==> inputs of run a <==
// comp_mult_top
module comp_mult_top #(
parameter NO_MULT   = 4     ,  
parameter APB_BADDR = 0     ,  
parameter SYS_AW    = 16    ,  
parameter REG_DW    = 16       
)(
input                    clk         ,  
input                    rst_n       ,  
input      [ SYS_AW-1:0] apb_paddr   ,  
input                    apb_psel    ,  
input                    apb_penable ,  
input                    apb_pwrite  ,  
input      [REG_DW -1:0] apb_pwdata  ,  
output                   apb_pready  ,  
output reg [REG_DW -1:0] apb_prdata  ,  
output reg               apb_pslverr ,  
output reg               mem_ce      ,  
output reg               mem_we      ,  
output reg [SYS_AW -1:0] mem_addr    ,  
output reg [     8 -1:0] mem_wr_data ,  
input      [     8 -1:0] mem_rd_data    
);
Settings: LEC_CHECK=0, CAP_MARGIN=20, CORE_MARGIN=2, CORE_UTILIZATION=72, CTS_CLUSTER_SIZE=51, PLACE_DENSITY_LB_ADDON=0.0, SETUP_SLACK_MARGIN=2.13, SLEW_MARGIN=20, TNS_END_PERCENT=5; clock period 7.54 ns.
run.sh (not shown) runs the stock make flow with config.mk's settings and CLKGATE_MAP_FILE=.
==> inputs of run b, as changes to run a <==
Settings changed: CORE_UTILIZATION 72 to 40, CTS_CLUSTER_SIZE 51 to unset, PLACE_DENSITY_LB_ADDON 0.0 to unset, SETUP_SLACK_MARGIN 2.13 to unset, TNS_END_PERCENT 5 to unset.
==> flow/constraint.sdc (replaced) <==
create_clock -name core_clock -period 9.39 [get_ports {clk}]
set_input_delay 1.8780 -clock core_clock [delete_from_list [all_inputs] [get_ports {clk}]]
set_output_delay 1.8780 -clock core_clock [all_outputs]
set_load 0.01 [all_outputs]
==> inputs of run c, as changes to run a <==
Settings changed: CAP_MARGIN 20 to 0, CORE_UTILIZATION 72 to 66, CTS_CLUSTER_DIAMETER set to 29, CTS_CLUSTER_SIZE 51 to unset, PLACE_DENSITY_LB_ADDON 0.0 to unset, SETUP_SLACK_MARGIN 2.13 to 1.24, TNS_END_PERCENT 5 to unset.
==> flow/constraint.sdc (replaced) <==
create_clock -name core_clock -period 9.03 [get_ports {clk}]
set_input_delay 1.8060 -clock core_clock [delete_from_list [all_inputs] [get_ports {clk}]]
set_output_delay 1.8060 -clock core_clock [all_outputs]
set_load 0.01 [all_outputs]
==> notes <==
Run a finished with negative setup slack left. Run c finished with timing, DRC and antenna clean. Run b completed with no timing, DRC or antenna violations.
Routed wire length, highest first: run a, run c, run b.
Final cell count: run b is higher than run c (8.4%).
Of run a and run c, run c has the higher setup slack (gap 1200 ps).
Of run a and run c, run a has the higher utilization (gap 9.5 points).
Between run a and run c, the lower non-clock buffer count is in run c (gap 107).
In area after synthesis, run c and run a do not differ.


==> 03-05: inputs <==
Starting RTL as in the previous note.
clock: 4.86 ns
lec_check: 0
abc_area: 1
cap_margin: 15
core_margin: 2
core_utilization: 72
cts_cluster_diameter: 235
cts_cluster_size: 40
gpl_routability_driven: 0
gpl_timing_driven: 1
hold_slack_margin: -0.05
setup_slack_margin: 1.18
slew_margin: 30
tns_end_percent: 5
==> 12-19: changes against 03-05 <==
==> flow/config.mk (replaced) <==
export PLATFORM = sky130hd
export DESIGN_NAME = comp_mult_top
export DESIGN_NICKNAME = comp_mult_top
export VERILOG_FILES = /design/flow/design.v
export SDC_FILE = /design/flow/constraint.sdc
export NUM_CORES = 4
export LEC_CHECK = 0
export CAP_MARGIN = 20
export CORE_MARGIN = 2
export CORE_UTILIZATION = 40
export SETUP_SLACK_MARGIN = 1.74
export SLEW_MARGIN = 20
==> flow/constraint.sdc (replaced) <==
create_clock -name core_clock -period 9.39 [get_ports {clk}]
set_input_delay 1.8780 -clock core_clock [delete_from_list [all_inputs] [get_ports {clk}]]
set_output_delay 1.8780 -clock core_clock [all_outputs]
set_load 0.01 [all_outputs]
==> 02-04: changes against 03-05 <==
==> flow/config.mk (replaced) <==
export PLATFORM = sky130hd
export DESIGN_NAME = comp_mult_top
export DESIGN_NICKNAME = comp_mult_top
export VERILOG_FILES = /design/flow/design.v
export SDC_FILE = /design/flow/constraint.sdc
export NUM_CORES = 4
export LEC_CHECK = 0
export CAP_MARGIN = 20
export CORE_MARGIN = 2
export CORE_UTILIZATION = 52
export SLEW_MARGIN = 20
==> flow/constraint.sdc (replaced) <==
create_clock -name core_clock -period 5.52 [get_ports {clk}]
set_input_delay 1.1040 -clock core_clock [delete_from_list [all_inputs] [get_ports {clk}]]
set_output_delay 1.1040 -clock core_clock [all_outputs]
set_load 0.01 [all_outputs]
==> summary.txt <==
run results: synthesized netlist cell count around 2.5k, DP HPWL 47600 microns, adder share around 27%, Global Route Usage Sum between 20% and 30%, Final WS setup -1470 ps, xor+xnor area frac about a tenth, DIE AREA about 43000 sq um, Fail Reasons negative setup slack, Cells after DPL 3383, met2 usage 50.8%, simple share about 16%, Setup violations, final 19, post-synthesis net count 2918, Post-CTS Setup Bufs 25, fp_density between 50% and 60%, yosys cell count between 2k and 2.5k, outcome failed layout checks, Post-CTS Resized 121, Die Span Y about 210 microns, CORE AREA roughly 41000 sq um, post-place instance area 25800 sq um, most common cell in the netlist nor2_1
(the above is from 02-04)
==> summary.txt <==
run results: outcome no timing/DRC/antenna violations, yosys cell count approximately 2.5k, area grow syn2layout 16.3%, fp_density 40.6%, max layer used met4, Setup violations, final 0, adder share a little over a quarter, Post-CTS Setup Bufs 36, synthesized netlist cell count about 2.5k, most common cell in the netlist nor2_1, CORE AREA between 50000 and 60000 sq um, DIE AREA between 50000 and 60000 sq um, xor+xnor area frac 10.3%, tool warning count ~45, maxcap violations 0, Cells after DPL 3214, Global Route Usage Sum a little over a fifth
(the above is from 12-19)
==> summary.txt <==
run results: DP HPWL between 50000 and 60000 microns, post-synthesis net count 3788, synthesized netlist cell count approximately 3.4k, Stopped at global routing (5_1_grt), fp_density about 73%, Global Route Usage Sum 66.9%, simple share between 20% and 30%, outcome aborted with a tool error, Error [ERROR GRT-0116] Global routing finished with congestion. Check the congestion regions in the DRC Viewer., Cells after DPL 4174, xor+xnor area frac under 10%, CORE AREA around 32000 sq um, DIE AREA 33600 sq um, Die Span Y roughly 180 microns
(the above is from 03-05)


==> 10-14 <==
comp_mult_top again, from the RTL that the note above started with.
clock: 9.98 ns
lec_check: 0
abc_area: 0
cap_margin: 25
core_margin: 8
core_utilization: 41
cts_cluster_diameter: 227
cts_cluster_size: 98
gpl_routability_driven: 0
gpl_timing_driven: 1
hold_slack_margin: 0.19
place_density: 0.59
slew_margin: 20
tns_end_percent: 20
==> 02-19: changes against 10-14 <==
Settings changed: ABC_AREA 0 to 1, CORE_ASPECT_RATIO set to 1.42, CORE_UTILIZATION 41 to 72, PLACE_DENSITY 0.59 to unset, PLACE_DENSITY_LB_ADDON set to 0.3.
==> results.yml <==
# yosys + openroad results
cells_and_area:
  comb_share_pct: 62.72
final_timing:
  worstMarginPinSlew_ns: 0.9712
outcome:
  status: "complete, no violations"
place:
  hpwlAfterDp_mm: 54.90
worst_setup_path:
  r2r_slack_ns: 1.68
  cp_slowest_cell: "fa_1"
die:
  tapCellCount: 400
# the run above: 02-19

==> results.yml <==
# yosys + openroad results
worst_setup_path:
  cp_slowest_cell: "or4b_2"
  r2r_slack_ns: 1.80
run:
  cap_violations: 0
logic_synthesis:
  area_leaders: "dfrtp_1, fa_1, ha_1, xnor2_1, nor2_1"
  ys_sh_simple_pct: 16.50
drt:
  met2WireLength_mm: 27.56
  dr.pass1.iters: 6
cells_and_area:
  comb_share_pct: 64.49
  multi_input_comb_cells: 1922
final_timing:
  worstMarginPinSlew_ns: 1.043
min_path:
  holdPathEnd: "apb_pslverr"
place:
  hpwlAfterDp_mm: 46.68
grt:
  use_met2_pct: 33.10
outcome:
  status: "complete, no violations"
die:
  tapCellCount: 680
# the run above: 10-14



==> run P <==
Starting RTL as in the previous note.
make LEC_CHECK=0 CAP_MARGIN=40 CELL_PAD_IN_SITES_GLOBAL_PLACEMENT=2 CORE_MARGIN=7 CORE_UTILIZATION=40 CTS_CLUSTER_DIAMETER=334 CTS_CLUSTER_SIZE=41 SLEW_MARGIN=20 TNS_END_PERCENT=15 finish   # period 10.0 ns
==> run Z (differences from run P) <==
- CAP_MARGIN: 40 -> 15
- CORE_MARGIN: 7 -> 2
- CTS_CLUSTER_DIAMETER: 334 -> 258
- CTS_CLUSTER_SIZE: 41 -> 100
==> run X (differences from run P) <==
- CAP_MARGIN: 40 -> 20
- CELL_PAD_IN_SITES_GLOBAL_PLACEMENT: 2 -> unset
- CORE_MARGIN: 7 -> 2
- CORE_UTILIZATION: 40 -> 66
- CTS_CLUSTER_DIAMETER: 334 -> 36
- CTS_CLUSTER_SIZE: 41 -> unset
- SETUP_SLACK_MARGIN: unset -> -0.73
- TNS_END_PERCENT: 15 -> unset
==> flow/constraint.sdc (replaced) <==
create_clock -name core_clock -period 7.3 [get_ports {clk}]
set_input_delay 1.4600 -clock core_clock [delete_from_list [all_inputs] [get_ports {clk}]]
set_output_delay 1.4600 -clock core_clock [all_outputs]
set_load 0.01 [all_outputs]
==> results <==
item                                                                          run X           run Z           run P
Aggregate negative setup slack                                             -5.28 ns            0 ns            0 ns
Number of instances in the placed design                                      3,098           3,222           3,230
RSZ-0062 raised after global routing                                           true           false           false
Crit-path max cell delay                                                    0.54 ns         0.66 ns         0.67 ns
Routing usage on met3                                                         5.11%           2.47%           2.26%
Total global-route track usage                                                34.7%           22.9%           20.9%
Number of setup buffers added after CTS                                           2               0               0
Met2 capacity usage during global routing                                     60.3%           40.3%           36.1%
Sequential cell area share                                                    18.5%           19.4%           19.3%
Power consumed by the clock network                                          953 uW          734 uW          739 uW
Net Switching                                                               1380 uW          993 uW         1010 uW
Number of nets in the final layout                                            3,141           2,974           2,984
Required time of the critical path                                          7.64 ns        10.36 ns        10.38 ns
Routed length on met1                                                22,800 microns  28,300 microns  28,200 microns
Met3 layer wire length in the routed design                            3220 microns    1570 microns    1810 microns
Clock network fraction of design power                                        25.2%           28.7%           28.9%
Tightest slew margin relative to the limit                                    32.1%           26.5%           37.6%
Vert. Die Dim                                                           184 microns     235 microns     245 microns
Share of the core filled with cells in the final layout                       78.6%           45.1%           45.3%
Result of the run                                        complete, but fails checks  finished clean  finished clean
Violated checks                                                        setup timing               -               -
Proportion of cell area occupied by multi-input gates                         62.7%           64.5%           64.2%
Slack of the critical path                                                -0.648 ns        0.719 ns        0.740 ns
Reg2reg path depth                                                               25              30              25
Number of tapcells                                                              402             688             688
Post-cts repair resize count                                                     16               0               0
Buffers & Inverters on Critical Path                                              5               6               6
Ratio of total power to cell area                                       152 nW/um^2     108 nW/um^2     107 nW/um^2
No activity file was given, so power comes from the tool's default toggle rates.
